==> inputs of run D <==
## SystolicCore
module SystolicCore(
	input clk,
	input rst,
	input start,
	input mode_conv_mm,
	input isac,
	input isrelu,
	input isbn,
	input [22:0] dfsm_config,
	input all_data_rdy,
	input pe_config_1_1,
	input pe_config_1_2,
	input pe_config_1_3,
	input pe_config_2_1,
	input pe_config_2_2,
	input pe_config_2_3,
	input [7:0] data_horz_1_1,
	input [7:0] data_horz_1_2,
	input [7:0] data_horz_1_3,
	input [7:0] data_horz_2_1,
	input [7:0] data_horz_2_2,
	input [7:0] data_horz_2_3,
	input [7:0] data_obli_1,
	input [7:0] data_obli_2,
	input [7:0] data_obli_3,
	input [7:0] data_obli_4,
	input [7:0] data_obli_5,
	input [7:0] data_obli_6,
	input [15:0] data_bn_1,
	input [15:0] data_bn_2,
	input data_bn_en,
	output data_preread,
	output [7:0] dout_1_1,
	output [7:0] dout_1_2,
	output [7:0] dout_1_3,
	output [7:0] dout_1_4,
	output [7:0] dout_2_1,
	output [7:0] dout_2_2,
	output [7:0] dout_2_3,
	output [7:0] dout_2_4,
	output dout_en_1_1,
	output dout_en_1_2,
	output dout_en_1_3,
	output dout_en_1_4,
	output dout_en_2_1,
	output dout_en_2_2,
	output dout_en_2_3,
	output dout_en_2_4
);
clock: 6.67 ns
lec_check: 0
abc_area: 0
cap_margin: 20
core_margin: 2
core_utilization: 72
place_density: 0.78
setup_slack_margin: 1.94
slew_margin: 20
run.sh (not shown) runs the stock make flow with config.mk's settings and CLKGATE_MAP_FILE=.
==> inputs of run A, as changes to run D <==
- ABC_AREA: 0 -> 1
- CELL_PAD_IN_SITES_GLOBAL_PLACEMENT: not set -> 0
- CTS_CLUSTER_SIZE: not set -> 74
- PLACE_DENSITY: 0.78 -> not set
- PLACE_DENSITY_LB_ADDON: not set -> 0.24
- SETUP_SLACK_MARGIN: 1.94 -> not set
- TNS_END_PERCENT: not set -> 85
==> flow/constraint.sdc (replaced) <==
create_clock -name core_clock -period 6.69 [get_ports {clk}]
set_input_delay 1.3380 -clock core_clock [delete_from_list [all_inputs] [get_ports {clk}]]
set_output_delay 1.3380 -clock core_clock [all_outputs]
set_load 0.01 [all_outputs]
==> inputs of run G, as changes to run D <==
- ABC_AREA: 0 -> not set
- CORE_UTILIZATION: 72 -> 33
- PLACE_DENSITY: 0.78 -> 0.6
- SETUP_SLACK_MARGIN: 1.94 -> not set
==> flow/constraint.sdc (replaced) <==
create_clock -name core_clock -period 11.8 [get_ports {clk}]
set_input_delay 2.3600 -clock core_clock [delete_from_list [all_inputs] [get_ports {clk}]]
set_output_delay 2.3600 -clock core_clock [all_outputs]
set_load 0.01 [all_outputs]
==> qor summary <==
Required time of the worst setup path: run D 5340 ps; run G 9440 ps; run A 5350 ps
AO/OA Area Share: run D 6.994%; run G 6.994%; run A 6.527%
Worst skew pair latency: run D 820 ps; run G 860 ps; run A 820 ps
Psw: run D 4.523 mW; run G 2.584 mW; run A 4.885 mW
Via count of the routed design: run D 77,680; run G 71,320; run A 96,210
Crit-path slowest cell: run D sky130_fd_sc_hd__or4_4; run G sky130_fd_sc_hd__clkdlybuf4s50_1; run A sky130_fd_sc_hd__fa_1
Total Wirelength: run D 269,700 µm; run G 261,400 µm; run A 319,500 µm
Combinational power share: run D 5.0%; run G 4.3%; run A 6.5%
WHS Endpoint: run D fsm_1.D_dly[1]; run G fsm_1.D_dly[1]; run A fsm_1.H
Seq group: run D 9.00 mW; run G 5.08 mW; run A 9.00 mW
Logic cell area: run D 63,850 µm²; run G 61,820 µm²; run A 64,580 µm²
Number of cells on the worst reg-to-reg path: run D 12; run G 12; run A 14
Clock input transition at the sequential cells of the worst setup and hold paths: run D 60 ps; run G 60 ps; run A 70 ps
Total track usage: run D 38.99%; run G 17.44%; run A 41.24%
Die area: run D 137,600 µm²; run G 298,100 µm²; run A 148,400 µm²
Slew Limit Headroom: run D 28.36%; run G 26.30%; run A 18.06%
Crit Reg-Reg Startpoint: run D bank_1.p_2_1.data_a_reg[1]; run G bank_2.p_3_2.data_a_reg[1]; run A bank_1.p_1_1.data_a_reg[1]
Run status: run D failed layout checks; run G no timing/DRC/antenna violations; run A failed layout checks
Reasons for failing layout checks: run D setup timing; run G -; run A setup timing

---

==> v29 <==
SystolicCore again, from the RTL that the note above started with.
export LEC_CHECK = 0
export ABC_AREA = 0
export CAP_MARGIN = 20
export CELL_PAD_IN_SITES_GLOBAL_PLACEMENT = 0
export CORE_ASPECT_RATIO = 0.53
export CORE_MARGIN = 2
export CORE_UTILIZATION = 72
export CTS_CLUSTER_SIZE = 75
export PLACE_DENSITY_LB_ADDON = 0.24
export SETUP_SLACK_MARGIN = 1.94
export SLEW_MARGIN = 20
export TNS_END_PERCENT = 85
create_clock -name core_clock -period 6.84 [get_ports {clk}]
==> v4 (differences from v29) <==
ABC_AREA = not set   (was 0)
CELL_PAD_IN_SITES_GLOBAL_PLACEMENT = not set   (was 0)
CORE_ASPECT_RATIO = not set   (was 0.53)
CORE_UTILIZATION = 65   (was 72)
CTS_CLUSTER_SIZE = not set   (was 75)
PLACE_DENSITY_LB_ADDON = not set   (was 0.24)
SETUP_SLACK_MARGIN = not set   (was 1.94)
TNS_END_PERCENT = not set   (was 85)
==> flow/constraint.sdc (replaced) <==
create_clock -name core_clock -period 6.14 [get_ports {clk}]
set_input_delay 1.2280 -clock core_clock [delete_from_list [all_inputs] [get_ports {clk}]]
set_output_delay 1.2280 -clock core_clock [all_outputs]
set_load 0.01 [all_outputs]
==> v10 (differences from v29) <==
ABC_AREA = 1   (was 0)
CORE_ASPECT_RATIO = not set   (was 0.53)
CTS_CLUSTER_SIZE = 74   (was 75)
HOLD_SLACK_MARGIN = 0.29   (was not set)
SETUP_SLACK_MARGIN = -0.12   (was 1.94)
==> flow/constraint.sdc (replaced) <==
create_clock -name core_clock -period 6.69 [get_ports {clk}]
set_input_delay 1.3380 -clock core_clock [delete_from_list [all_inputs] [get_ports {clk}]]
set_output_delay 1.3380 -clock core_clock [all_outputs]
set_load 0.01 [all_outputs]
==> v25 (differences from v29) <==
ABC_AREA = 1   (was 0)
CORE_ASPECT_RATIO = not set   (was 0.53)
CORE_UTILIZATION = 71   (was 72)
CTS_CLUSTER_SIZE = 77   (was 75)
PLACE_DENSITY_LB_ADDON = not set   (was 0.24)
SETUP_SLACK_MARGIN = not set   (was 1.94)
==> flow/constraint.sdc (replaced) <==
create_clock -name core_clock -period 2.3 [get_ports {clk}]
set_input_delay 0.4600 -clock core_clock [delete_from_list [all_inputs] [get_ports {clk}]]
set_output_delay 0.4600 -clock core_clock [all_outputs]
set_load 0.01 [all_outputs]
==> results <==
|  | v10 | v29 | v25 | v4 |
|---|---|---|---|---|
| Outcome | failed layout checks | failed layout checks | stopped before the end | failed layout checks |
| Last stage reached | - | - | global routing | - |
| Layout check failures | setup timing | setup timing | - | setup timing |
| Number of clock buffer instances in the layout | 202 | 178 | - | 211 |
| Sequential power | 9.00 mW | 8.77 mW | - | 9.75 mW |
| Vias/cell | 5.68 | 6.01 | - | 5.63 |
| Width of the die | 385 um | 508 um | 388 um | 390 um |
| IR drop worst, VDD | 0.000216 V | 0.000271 V | - | 0.000258 V |
| Hold Startpoint | fsm_1.D_dly[2] | fsm_1.D_dly[2] | - | fsm_1.D_dly[2] |
| Number of ordinary inverters in the final layout | 3407 | 1210 | - | 1210 |
| Arrival time at the worst endpoint | 7.00 ns | 7.58 ns | - | 7.22 ns |
| Required time of the critical path | 5.35 ns | 5.47 ns | - | 4.91 ns |
| Worst setup path endpoint | dout_2_2[2] | dout_2_1[4] | - | dout_1_4[0] |
| Worst setup slack before clock tree synthesis | -2.30 ns | -2.71 ns | -4.92 ns | -2.93 ns |
| Tally of nets with antenna violations remaining after routing | 0 | 0 | - | 0 |
| Cell area after synthesis | 105000 um^2 | 96900 um^2 | 105000 um^2 | 96900 um^2 |
| Critical Path Source | isac | isac | - | isac |
| Xor-xnor portion of the synthesized cell area | 4.74% | 6.51% | 4.74% | 6.51% |
| Number of logged tool warnings | 69 | 60 | - | 62 |
| Most frequently used cell type in the post-synthesis netlist | sky130_fd_sc_hd__inv_1 | sky130_fd_sc_hd__dfxtp_1 | sky130_fd_sc_hd__inv_1 | sky130_fd_sc_hd__dfxtp_1 |
| Multiplexer area fraction after synthesis | 0.689% | 1.85% | 0.689% | 1.85% |
| Launching element type of the critical path | primary input | primary input | - | primary input |
| First-pass DRT Iterations | 8 | 9 | - | 8 |
| Average cell area after synthesis | 7.33 um^2 | 9.09 um^2 | 7.33 um^2 | 9.09 um^2 |
Power is estimated from default activity; no workload was simulated.
